## cam_pixel_labeler
module cam_pixel_labeler (
    input  logic        clk,
    input  logic        reset,
    input  logic        href,
    input  logic        vsync,
    input  logic [ 7:0] ov7670_data,
    output logic        we,
    output logic [16:0] wAddr,
    output logic [ 2:0] label_data,
    output logic        camera_dp_en,
    output logic        v_finish_camera,
    output logic [ 9:0] x_pixel_camera,
    output logic [ 9:0] y_pixel_camera
);
Settings: LEC_CHECK=0, ABC_AREA=1, CAP_MARGIN=20, CORE_MARGIN=2, CORE_UTILIZATION=72, CTS_CLUSTER_DIAMETER=236, CTS_CLUSTER_SIZE=96, PLACE_DENSITY=0.42, SETUP_SLACK_MARGIN=-2.0, SLEW_MARGIN=20; clock period 75.2 ns.
run.sh (not shown) runs the stock make flow with config.mk's settings and CLKGATE_MAP_FILE=.
The first run finished but fails on setup timing.
Rerun with:
==> flow/config.mk (replaced) <==
export PLATFORM = sky130hd
export DESIGN_NAME = cam_pixel_labeler
export DESIGN_NICKNAME = cam_pixel_labeler
export VERILOG_FILES = /design/flow/design.v
export SDC_FILE = /design/flow/constraint.sdc
export NUM_CORES = 4
export LEC_CHECK = 0
export CAP_MARGIN = 20
export CORE_MARGIN = 2
export CORE_UTILIZATION = 57
export SLEW_MARGIN = 20
==> flow/constraint.sdc (replaced) <==
create_clock -name core_clock -period 86.2 [get_ports {clk}]
set_input_delay 17.2400 -clock core_clock [delete_from_list [all_inputs] [get_ports {clk}]]
set_output_delay 17.2400 -clock core_clock [all_outputs]
set_load 0.01 [all_outputs]
Outcome: Now the flow failed in 5_1_grt; die size climbs by about 14%; synthesized cell count went down by about 30%; area after synthesis fell by 9.9%.
Rerun with:
--- a/flow/config.mk
+++ b/flow/config.mk
@@ -8,4 +8,6 @@
 export CAP_MARGIN = 20
 export CORE_MARGIN = 2
-export CORE_UTILIZATION = 57
+export CORE_UTILIZATION = 70
+export CTS_CLUSTER_SIZE = 41
 export SLEW_MARGIN = 20
+export TNS_END_PERCENT = 5
==> flow/constraint.sdc (replaced) <==
create_clock -name core_clock -period 126.0 [get_ports {clk}]
set_input_delay 25.2000 -clock core_clock [delete_from_list [all_inputs] [get_ports {clk}]]
set_output_delay 25.2000 -clock core_clock [all_outputs]
set_load 0.01 [all_outputs]
Now the flow went through all stages and came out clean.
Synthesized cell count is unchanged.
Die area went down by 18%.
Synthesized area is unchanged.
Rerun with:
--- a/flow/config.mk
+++ b/flow/config.mk
@@ -8,6 +8,7 @@
 export CAP_MARGIN = 20
 export CORE_MARGIN = 2
-export CORE_UTILIZATION = 70
+export CORE_UTILIZATION = 71
+export CTS_CLUSTER_DIAMETER = 198
 export CTS_CLUSTER_SIZE = 41
+export MAX_ROUTING_LAYER = met4
 export SLEW_MARGIN = 20
-export TNS_END_PERCENT = 5
==> flow/constraint.sdc (replaced) <==
create_clock -name core_clock -period 99.6 [get_ports {clk}]
set_input_delay 19.9200 -clock core_clock [delete_from_list [all_inputs] [get_ports {clk}]]
set_output_delay 19.9200 -clock core_clock [all_outputs]
set_load 0.01 [all_outputs]
After rerunning:
- The new run completed, yet does not pass: setup timing
- design area rose by 18%
- global-route usage grows by 5.7 points
- sequential cell count does not change

---

Starting RTL as in the previous note.
make LEC_CHECK=0 CAP_MARGIN=20 CORE_ASPECT_RATIO=1.33 CORE_MARGIN=2 CORE_UTILIZATION=56 CTS_CLUSTER_DIAMETER=212 CTS_CLUSTER_SIZE=72 MAX_ROUTING_LAYER=met4 MIN_ROUTING_LAYER=met2 PLACE_DENSITY_LB_ADDON=0.21 SLEW_MARGIN=20 finish   # period 111.0 ns
The starting point went through all stages and came out clean.
Then changed:
- CORE_ASPECT_RATIO: 1.33 -> default
- CORE_UTILIZATION: 56 -> 40
- CTS_CLUSTER_DIAMETER: 212 -> default
- CTS_CLUSTER_SIZE: 72 -> default
- MAX_ROUTING_LAYER: met4 -> default
- MIN_ROUTING_LAYER: met2 -> default
- PLACE_DENSITY_LB_ADDON: 0.21 -> default
- clock period: 111.0 -> 131.0 ns (I/O delays scaled with it)
Effect: Setup slack is better by 4.7 ns. Cell area went down by 7.2%. Synthesized cell count is unchanged. Utilization goes down by 22 points. Wire length falls by 14%. Global-route usage went down by 31 points. Die size came out higher by 39%.
Then changed:
- ABC_AREA: default -> 1
- CORE_UTILIZATION: 40 -> 60
- CTS_CLUSTER_DIAMETER: default -> 92
- clock period: 131.0 -> 86.2 ns (I/O delays scaled with it)
The changed run completed without violations.
Cell area rose by about a fifth.
Routed wire length rose by roughly a tenth.
Register-to-register slack is worse by 45 ns.
Count of clock-buffer cells in the layout rose by 1.
Then changed:
- ABC_AREA: 1 -> default
- CORE_UTILIZATION: 60 -> 56
- CTS_CLUSTER_DIAMETER: 92 -> default
- CTS_CLUSTER_SIZE: default -> 72
- clock period: 86.2 -> 150.0 ns (I/O delays scaled with it)
Outcome:
- The changed run finished clean
- setup slack improves by 14 ns
- synthesized cell count came out lower by about 30%
- area after synthesis fell by 9.9%
- flip-flop count is unchanged
- core utilization falls by 8.3 points
- first-iteration DRC count is lower by 26%
Then changed:
- CORE_UTILIZATION: 56 -> 20
- CTS_CLUSTER_SIZE: 72 -> default
- PLACE_DENSITY: default -> 0.88
- SLEW_MARGIN: 20 -> 0
The changed run completed with no timing, DRC or antenna violations. Synthesized area does not change. Final cell count goes up by a quarter to a third. Clock-buffer cell count drops by 1. Via count climbs by a few percent. Synthesized cell count is unchanged. Die area increases to 2.8 times its value. Cell area increases by a few percent. Maximum frequency fell slightly. Worst setup slack loses 1.1 ns.
Then changed:
- CORE_UTILIZATION: 20 -> 40
- PLACE_DENSITY: 0.88 -> default
- SLEW_MARGIN: 0 -> 20
After rerunning:
- core utilization came out higher by 21 points
- wire length came out higher by 2.5%
- via count came out lower by 5.0%
- critical path depth came out higher by 9
- non-clock buffer count came out higher by 3
- setup slack gains 2.5 ns
